==> run E: inputs <==
## Buzzer
module Buzzer #(parameter isSim = 1,parameter isAHB = 0) (input wire clk,rst_n,
              output wire[31:0] BDMAC_RDATA,
              output wire       BDMAC_READYOUT,
              output wire[1:0]  BDMAC_RESP,
              input wire        BDMAC_SEL,
			  input wire        BDMAC_READY,
              input wire[31:0]  BDMAC_ADDR,
              input wire[1:0]   BDMAC_TRANS,
              input wire        BDMAC_WRITE,
              input wire[31:0]  BDMAC_WDATA,
              output wire[31:0] SBDMA_HADDR,
              output wire[1:0]  SBDMA_HTRANS,
              output wire       SBDMA_HWRITE,
              input wire[31:0]  SBDMA_HRDATA,
              input wire        SBDMA_HREADY,
              output wire[31:0] BBDMA_HADDR,
              output wire[1:0]  BBDMA_HTRANS,
              output wire       BBDMA_HWRITE,
              input wire[31:0]  BBDMA_HRDATA,
              input wire        BBDMA_HREADY,
              output wire PWM);
	wire[31:0] BRstAddr,SRstAddr;
	wire[1:0] SPri;
	wire isCyl,BisPlaying,Bstop,SisPlaying;
	wire ref_BGM,ref_Sound;
	APB_BDMAC APB_BDMAC(
		.clk              (clk),
		.rst_n            (rst_n),
		.PWRITE           (BDMAC_WRITE),
		.PSEL             (BDMAC_SEL),
		.Bref             (ref_BGM),
		.Sref             (ref_Sound),
		.PENABLE          (BDMAC_TRANS[0]),
		.PWRDATA          (BDMAC_WDATA),
		.PADDR            (BDMAC_ADDR),
		.PRDDATA          (BDMAC_RDATA),
		.BRstAddr         (BRstAddr),
		.SRstAddr         (SRstAddr),
		.SPri             (SPri),
		.isCyl            (isCyl),
		.BisPlaying       (BisPlaying),
		.Bstop            (Bstop),
		.SisPlaying       (SisPlaying)
	);
	assign BDMAC_READYOUT = 1'b1;
	assign BDMAC_RESP     = 2'b00;
	assign SBDMA_HWRITE   = 1'b0;
	assign BBDMA_HWRITE   = 1'b0;
	wire BeatFinish_BGM,BReady_BGM;
	wire AddrCntRstn_BGM,AddrCntEn_BGM;
  ...
Settings: LEC_CHECK=0, CAP_MARGIN=20, CELL_PAD_IN_SITES_DETAIL_PLACEMENT=2, CORE_MARGIN=2, CORE_UTILIZATION=61, CTS_CLUSTER_DIAMETER=239, GPL_ROUTABILITY_DRIVEN=1, HOLD_SLACK_MARGIN=0.3, SLEW_MARGIN=20; clock period 4.7 ns.
run.sh (not shown) runs the stock make flow with config.mk's settings and CLKGATE_MAP_FILE=.
==> run G (differences from run E) <==
- ABC_AREA: not set -> 1
- CELL_PAD_IN_SITES_DETAIL_PLACEMENT: 2 -> not set
- CORE_UTILIZATION: 61 -> 67
- CTS_CLUSTER_DIAMETER: 239 -> not set
- CTS_CLUSTER_SIZE: not set -> 99
- GPL_ROUTABILITY_DRIVEN: 1 -> not set
- HOLD_SLACK_MARGIN: 0.3 -> not set
- PLACE_DENSITY: not set -> 0.43
==> flow/constraint.sdc (replaced) <==
create_clock -name core_clock -period 3.04 [get_ports {clk}]
set_input_delay 0.6080 -clock core_clock [delete_from_list [all_inputs] [get_ports {clk}]]
set_output_delay 0.6080 -clock core_clock [all_outputs]
set_load 0.01 [all_outputs]
==> run A (differences from run E) <==
- ABC_AREA: not set -> 1
- CELL_PAD_IN_SITES_DETAIL_PLACEMENT: 2 -> not set
- CORE_UTILIZATION: 61 -> 72
- CTS_CLUSTER_DIAMETER: 239 -> 380
- CTS_CLUSTER_SIZE: not set -> 99
- GPL_ROUTABILITY_DRIVEN: 1 -> not set
- HOLD_SLACK_MARGIN: 0.3 -> not set
- PLACE_DENSITY: not set -> 0.43
- SETUP_SLACK_MARGIN: not set -> 0.81
- TNS_END_PERCENT: not set -> 5
==> flow/constraint.sdc (replaced) <==
create_clock -name core_clock -period 2.78 [get_ports {clk}]
set_input_delay 0.5560 -clock core_clock [delete_from_list [all_inputs] [get_ports {clk}]]
set_output_delay 0.5560 -clock core_clock [all_outputs]
set_load 0.01 [all_outputs]
==> Changelog: implementation <==
### Physical design

* Synth mux share at 0.04687%
* Die Size at 31,060 um^2
* Simple Share, Synth at 31.22%
* Status: did not finish
* Compound Share, Synth at 11.40%
* Unique masters post-synth at 56
* Final Wtd Congestion at 1.029
* Fp_density at 72.64%
* Post-Synthesis Cells at 3,050
* Exit stage: global routing
* Die H at 176.2 um
(the above is from run A)
==> Changelog: implementation <==
### Physical design

* Compound Share, Synth at 13.55%
* Error msg: Error: detail_place.tcl, 38 bad optional access
* Die H at 190.1 um
* Simple Share, Synth at 22.00%
* Post-Synthesis Cells at 2,308
* Synth mux share at 7.487%
* Unique masters post-synth at 92
* Exit stage: detailed placement
* Status: did not finish
(the above is from run E)
==> Changelog: implementation <==
### Changed

* Status: failed layout checks
* Layout check failures: negative setup slack
* Final Wtd Congestion at 0.9793
* Die Size at 33,320 um^2
* Fin worst setup slack at -0.06167 ns
* Endpoints failing setup at 2
* Unique masters post-synth at 56
* Post-Synthesis Cells at 3,050
(the above is from run G)
